==> inputs of delta <==
==> flow/design.v <==
`timescale 1ns / 1ps
module Simple_Dual_BRAM #(
    parameter BRAM_DATA_WIDTH = 96,
    parameter BRAM_DEPTH = 256,
    parameter BRAM_ADDR_WIDTH = $clog2(BRAM_DEPTH)
)
(
    input clk,
    input we_a,
    input en_a,
    input [BRAM_ADDR_WIDTH - 1 : 0] addr_a,
    input [BRAM_DATA_WIDTH - 1 : 0] din_a,
    input en_b,
    input [BRAM_ADDR_WIDTH - 1 : 0] addr_b,
    output [BRAM_DATA_WIDTH - 1 : 0] dout_b
);
reg [BRAM_DATA_WIDTH - 1 : 0] dout_b_r;
assign dout_b = dout_b_r;
(* RAM_STYLE = "BLOCK" *) reg [BRAM_DATA_WIDTH - 1 : 0] ram [BRAM_DEPTH - 1 : 0];
always @(posedge clk) begin
    if (en_a)
        if (we_a)
            ram[addr_a] <= din_a;
    if (en_b)
        dout_b_r <= ram[addr_b];
end
endmodule
`timescale 1ns/1ps
module ddr_axi_read #(
    parameter DATA_WIDTH = 64,
    parameter ADDR_WIDTH = 29,
    parameter BURST_LEN_WIDTH = 8,
    parameter NUM_BURST_WIDTH = 8
)
(
    input ACLK,
    input ARESETN,
    input rd_start,
    input [BURST_LEN_WIDTH - 1 : 0] rd_burst_len, 
    input [ADDR_WIDTH - 1 : 0] rd_start_addr,
    input [NUM_BURST_WIDTH - 1 : 0] rd_num_burst,  
    output rd_ready,  
    output [DATA_WIDTH - 1 : 0] rd_fifo_data,
    output rd_fifo_we,
    output rd_done,  
    output [3 : 0] m_axi_arid,
    output [ADDR_WIDTH - 1 : 0] m_axi_araddr,
    output [BURST_LEN_WIDTH - 1 : 0] m_axi_arlen,
    output [2 : 0] m_axi_arsize,
    output [1 : 0] m_axi_arburst,
    output [0 : 0] m_axi_arlock,
    output [3 : 0] m_axi_arcache,
    output [2 : 0] m_axi_arprot,
    output [3 : 0] m_axi_arqos,
    output m_axi_arvalid,
    input m_axi_arready,
    output m_axi_rready,
    input m_axi_rlast,
    input m_axi_rvalid,
    input [1 : 0] m_axi_rresp,
    input [3 : 0] m_axi_rid,
    input [DATA_WIDTH - 1 : 0] m_axi_rdata
);
    localparam S_RD_IDLE = 3'd0;
    localparam S_RA_START = 3'd1;
    localparam S_RA_WAIT = 3'd2;
    localparam S_RD_PROC = 3'd3;
    localparam S_RD_DONE = 3'd4;
    reg [2 : 0] rd_state;
    reg [2 : 0] rd_state_d1;
    always @(posedge ACLK) begin
        rd_state_d1 <= rd_state;
    end
    reg [ADDR_WIDTH - 1 : 0] m_axi_araddr_reg;
    reg [BURST_LEN_WIDTH - 1 : 0] m_axi_arlen_reg;
    reg m_axi_arvalid_reg;
    assign m_axi_arid = 4'b1111;
    assign m_axi_arsize = 3'b011;  
    assign m_axi_arburst = 2'b01;  
    assign m_axi_arlock = 1'b0;  
    assign m_axi_arcache = 4'b0011;  
    assign m_axi_arprot = 3'b000;  
    assign m_axi_arqos = 4'b0000;  
    assign m_axi_rready = 1'b1;
    reg [NUM_BURST_WIDTH - 1 : 0] num_burst_counter;  
    reg [NUM_BURST_WIDTH - 1 : 0] num_burst_rd_counter;  
    always @(posedge ACLK or negedge ARESETN) begin
        if (~ARESETN) begin
            num_burst_counter <= 0;
        end else if (rd_state == S_RD_IDLE & rd_start) begin
            num_burst_counter <= rd_num_burst - 1;
        end else if (rd_state == S_RA_WAIT & (m_axi_arvalid & m_axi_arready)) begin
            num_burst_counter <= num_burst_counter - 1;
        end
    end
    always @(posedge ACLK or negedge ARESETN) begin
        if (~ARESETN) begin
            num_burst_rd_counter <= 0;
        end else if (rd_state == S_RD_IDLE & rd_start) begin
            num_burst_rd_counter <= rd_num_burst;
        end else if (rd_state != S_RD_IDLE & (m_axi_rlast & m_axi_rvalid & m_axi_rready)) begin
            num_burst_rd_counter <= num_burst_rd_counter - 1;
        end
    end
    always @(posedge ACLK or negedge ARESETN) begin
        if (!ARESETN) begin
            rd_state <= S_RD_IDLE;
            m_axi_araddr_reg <= 0;
            m_axi_arlen_reg <= 0;
            m_axi_arvalid_reg <= 0;
        end else begin
            case (rd_state)
                S_RD_IDLE: begin
                    if (rd_start) begin
                        rd_state <= S_RA_START;
                        m_axi_araddr_reg <= rd_start_addr;
                        m_axi_arlen_reg <= rd_burst_len - 1;
                    end
                end
                S_RA_START: begin
                    rd_state <= S_RA_WAIT;
                    m_axi_arvalid_reg <= 1;
                end
                S_RA_WAIT: begin
                    if (m_axi_arvalid & m_axi_arready) begin
                        if (num_burst_counter == 0) begin
                            rd_state <= S_RD_PROC;
                            m_axi_arvalid_reg <= 0;
                        end else if (num_burst_counter > 0) begin
                            rd_state <= S_RA_START;
                            m_axi_arvalid_reg <= 0;
                            m_axi_araddr_reg <= m_axi_araddr_reg + ((m_axi_arlen_reg + 1) << m_axi_arsize);
                        end
                    end
                end
                S_RD_PROC: begin
                    if (num_burst_rd_counter == 0) begin
                        rd_state <= S_RD_DONE;
                    end
                end
                S_RD_DONE: begin
                    rd_state <= S_RD_IDLE;
                end
            endcase
        end
    end
    assign rd_ready = (rd_state == S_RD_IDLE);
    assign m_axi_arvalid = m_axi_arvalid_reg;
    assign m_axi_araddr = m_axi_araddr_reg;
    assign m_axi_arlen = m_axi_arlen_reg;
    assign rd_done = (rd_state == S_RD_DONE);
    assign rd_fifo_we = m_axi_rvalid & m_axi_rready;
    assign rd_fifo_data = m_axi_rdata;
endmodule
`timescale 1ns / 1ps
module pp_buffer_wrapper #(
    parameter BRAM0_DEPTH = 32,
    parameter BRAM0_DW = 64,
    parameter BRAM1_DEPTH = 32,
    parameter BRAM1_DW = 64,
    parameter BURST_LEN_WIDTH = 8,
    parameter NUM_BURST_WIDTH = 8,
    parameter DDR_ADDR_WIDTH = 29,
    parameter DDR_DW = 64,
    parameter BRAM0_ADDR_WIDTH = $clog2(BRAM0_DEPTH),
    parameter BRAM1_ADDR_WIDTH = $clog2(BRAM1_DEPTH)
)
(
    input clk,
    input rst_n,
    input rd_start,
    input [BURST_LEN_WIDTH - 1 : 0] rd_burst_len,
    input [NUM_BURST_WIDTH - 1 : 0] rd_num_burst,
    input [DDR_ADDR_WIDTH - 1 : 0] rd_start_addr,    
    output rd_ready,
    output rd_done,
    input [BRAM0_ADDR_WIDTH - 1 : 0] rd_start_bram_addr,
    input bram0_r_en,
    input bram1_r_en,
    output [BRAM0_DW - 1 : 0] bram0_rdata,
    output [BRAM1_DW - 1 : 0] bram1_rdata,
    input [BRAM0_ADDR_WIDTH - 1 : 0] bram0_r_addr,
    input [BRAM1_ADDR_WIDTH - 1 : 0] bram1_r_addr,
    output [3: 0] m_axi_arid,
    output [DDR_ADDR_WIDTH - 1 : 0] m_axi_araddr,
    output [BURST_LEN_WIDTH - 1 : 0] m_axi_arlen,
    output [2 : 0] m_axi_arsize,
    output [1 : 0] m_axi_arburst,
    output         m_axi_arlock,
    output [3 : 0] m_axi_arcache,
    output [2 : 0] m_axi_arprot,
    output [3 : 0] m_axi_arqos,
    output         m_axi_arvalid,
    input          m_axi_arready,
    output m_axi_rready,
    input m_axi_rlast,
    input m_axi_rvalid,
    input [1 : 0] m_axi_rresp,
    input [3 : 0] m_axi_rid,
    input [DDR_DW - 1 : 0] m_axi_rdata
);
reg [1 : 0] d2b_active_bram;  
reg [BRAM0_ADDR_WIDTH - 1 : 0] d2b_bram_addr;
wire [BRAM0_ADDR_WIDTH - 1 : 0] bram0_w_addr;
wire [BRAM1_ADDR_WIDTH - 1 : 0] bram1_w_addr;
wire [BRAM0_DW - 1 : 0] bram0_wdata;
wire [BRAM1_DW - 1 : 0] bram1_wdata;
wire [BRAM0_DW - 1 : 0] rd_fifo_data;
wire rd_fifo_we;
wire bram0_w_en, bram1_w_en;
wire bram0_we, bram1_we;
always @(posedge clk or negedge rst_n) begin
    if (~rst_n) begin
        d2b_active_bram <= 2'b01;  
    end else if (rd_done) begin
        d2b_active_bram <= ~d2b_active_bram;  
    end
end
always @(posedge clk or negedge rst_n) begin
    if (~rst_n) begin
        d2b_bram_addr <= 0;
    end else if (rd_start & rd_ready) begin
        d2b_bram_addr <= rd_start_bram_addr;
    end else if (rd_fifo_we) begin
        d2b_bram_addr <= d2b_bram_addr + 1;
    end
end
assign bram0_w_en = 1;
assign bram1_w_en = 1;
assign bram0_wdata = (d2b_active_bram[0])? rd_fifo_data : 0;
assign bram1_wdata = (d2b_active_bram[1])? rd_fifo_data : 0;
assign bram0_we = (d2b_active_bram[0])? rd_fifo_we : 0;
assign bram1_we = (d2b_active_bram[1])? rd_fifo_we : 0;
assign bram0_w_addr = (d2b_active_bram[0])? d2b_bram_addr : 0;
assign bram1_w_addr = (d2b_active_bram[1])? d2b_bram_addr : 0;
ddr_axi_read #(
    .DATA_WIDTH(DDR_DW), 
    .ADDR_WIDTH(DDR_ADDR_WIDTH), 
    .BURST_LEN_WIDTH(BURST_LEN_WIDTH), 
    .NUM_BURST_WIDTH(NUM_BURST_WIDTH) 
)
inst_ddr_axi_read
(
    .ACLK(clk), 
    .ARESETN(rst_n), 
    .rd_start(rd_start), 
    .rd_burst_len(rd_burst_len), 
    .rd_start_addr(rd_start_addr), 
    .rd_num_burst(rd_num_burst), 
    .rd_ready(rd_ready), 
    .rd_fifo_data(rd_fifo_data), 
    .rd_fifo_we(rd_fifo_we), 
    .rd_done(rd_done), 
    .m_axi_arid(m_axi_arid), 
    .m_axi_araddr(m_axi_araddr), 
    .m_axi_arlen(m_axi_arlen), 
    .m_axi_arsize(m_axi_arsize), 
    .m_axi_arburst(m_axi_arburst), 
    .m_axi_arlock(m_axi_arlock), 
    .m_axi_arcache(m_axi_arcache), 
    .m_axi_arprot(m_axi_arprot), 
    .m_axi_arqos(m_axi_arqos), 
    .m_axi_arvalid(m_axi_arvalid), 
    .m_axi_arready(m_axi_arready), 
    .m_axi_rready(m_axi_rready), 
    .m_axi_rlast(m_axi_rlast), 
    .m_axi_rvalid(m_axi_rvalid), 
    .m_axi_rresp(m_axi_rresp), 
    .m_axi_rid(m_axi_rid), 
    .m_axi_rdata(m_axi_rdata) 
);
Simple_Dual_BRAM #(
    .BRAM_DATA_WIDTH(BRAM0_DW),
    .BRAM_DEPTH(BRAM0_DEPTH),
    .BRAM_ADDR_WIDTH(BRAM0_ADDR_WIDTH)
)
inst0_Simple_Dual_BRAM
(
    .clk(clk),
    .we_a(bram0_we),
    .en_a(bram0_w_en),
    .addr_a(bram0_w_addr),
    .din_a(bram0_wdata),
    .en_b(bram0_r_en),
    .addr_b(bram0_r_addr),
    .dout_b(bram0_rdata)
);
Simple_Dual_BRAM #(
    .BRAM_DATA_WIDTH(BRAM1_DW),
    .BRAM_DEPTH(BRAM1_DEPTH),
    .BRAM_ADDR_WIDTH(BRAM1_ADDR_WIDTH)
)
inst1_Simple_Dual_BRAM
(
    .clk(clk),
    .we_a(bram1_we),
    .en_a(bram1_w_en),
    .addr_a(bram1_w_addr),
    .din_a(bram1_wdata),
    .en_b(bram1_r_en),
    .addr_b(bram1_r_addr),
    .dout_b(bram1_rdata)
);
endmodule
==> flow/run.sh <==
#!/bin/bash
# the make line also repeats each setting of config.mk as NAME=value (left out here)
make -C /OpenROAD-flow-scripts/flow DESIGN_CONFIG=/design/flow/config.mk WORK_HOME=/design/flow/orfs CLKGATE_MAP_FILE= finish
==> flow/config.mk <==
export PLATFORM = sky130hd
export DESIGN_NAME = pp_buffer_wrapper
export DESIGN_NICKNAME = pp_buffer_wrapper
export VERILOG_FILES = /design/flow/design.v
export SDC_FILE = /design/flow/constraint.sdc
export NUM_CORES = 4
export LEC_CHECK = 0
export ABC_AREA = 1
export CAP_MARGIN = 30
export CORE_ASPECT_RATIO = 1.68
export CORE_MARGIN = 2
export CORE_UTILIZATION = 67
export CTS_CLUSTER_DIAMETER = 189
export CTS_CLUSTER_SIZE = 15
export GPL_ROUTABILITY_DRIVEN = 1
export GPL_TIMING_DRIVEN = 0
export HOLD_SLACK_MARGIN = 0.17
export MAX_ROUTING_LAYER = met4
export PLACE_DENSITY = 0.46
export SLEW_MARGIN = 15
export TNS_END_PERCENT = 45
==> flow/constraint.sdc <==
create_clock -name core_clock -period 5.86 [get_ports {clk}]
set_input_delay 1.1720 -clock core_clock [delete_from_list [all_inputs] [get_ports {clk}]]
set_output_delay 1.1720 -clock core_clock [all_outputs]
set_load 0.01 [all_outputs]
==> juniper: changes against delta <==
==> flow/config.mk (replaced) <==
export PLATFORM = sky130hd
export DESIGN_NAME = pp_buffer_wrapper
export DESIGN_NICKNAME = pp_buffer_wrapper
export VERILOG_FILES = /design/flow/design.v
export SDC_FILE = /design/flow/constraint.sdc
export NUM_CORES = 4
export LEC_CHECK = 0
export CAP_MARGIN = 15
export CORE_MARGIN = 2
export CORE_UTILIZATION = 58
export CTS_CLUSTER_SIZE = 30
export PLACE_DENSITY = 0.6
export SLEW_MARGIN = 20
==> flow/constraint.sdc (replaced) <==
create_clock -name core_clock -period 1.84 [get_ports {clk}]
set_input_delay 0.3680 -clock core_clock [delete_from_list [all_inputs] [get_ports {clk}]]
set_output_delay 0.3680 -clock core_clock [all_outputs]
set_load 0.01 [all_outputs]
==> qor summary <==
	delta	juniper
Number of distinct library cells after synthesis	47	63
Critical path data required time	6.46 ns	2.64 ns
Yosys cell count	13247	7116
Number of setup buffers added after CTS	0	96
Placed cell area	0.1848 sq mm	0.1885 sq mm
Final cell count without fillers	17812	13144
First-pass GRT wire length	903800 microns	631700 microns
Die height	656.6 microns	536.2 microns
Cell count after placement	17261	12103
Fillers	15188	16316
Tap Count	3374	3743
Number of buffers created by CTS	327	425
Layout buffering overhead excluding clock cells	8.131%	11.84%
Area growth from synthesis to layout	14.89%	25.82%
Inverter tally of the final layout excluding the clock network	242	14
Met2 routed wirelength	299500 microns	228500 microns
RSZ-0062 raised after global routing	false	true
GRT met1 Usage	52.49%	45.20%
Measured slew at the worst slew-check pin	1.163 ns	0.9714 ns
Area share of xor/xnor cells in the synthesized design	0.1135%	0.1653%
Overall fraction of global-route tracks in use	52.50%	31.29%
Worst R2R Setup Slack	1.52 ns	-0.73 ns
Sequential share of power	57.4%	48.5%
Crit path buf inv count	6	3
First-pass iteration count of the detailed router	12	5
Status	timing/DRC/antenna clean	complete, but fails checks
Violated checks	-	setup timing
Power figures rest on the tool's default switching activity, not on a simulated workload.
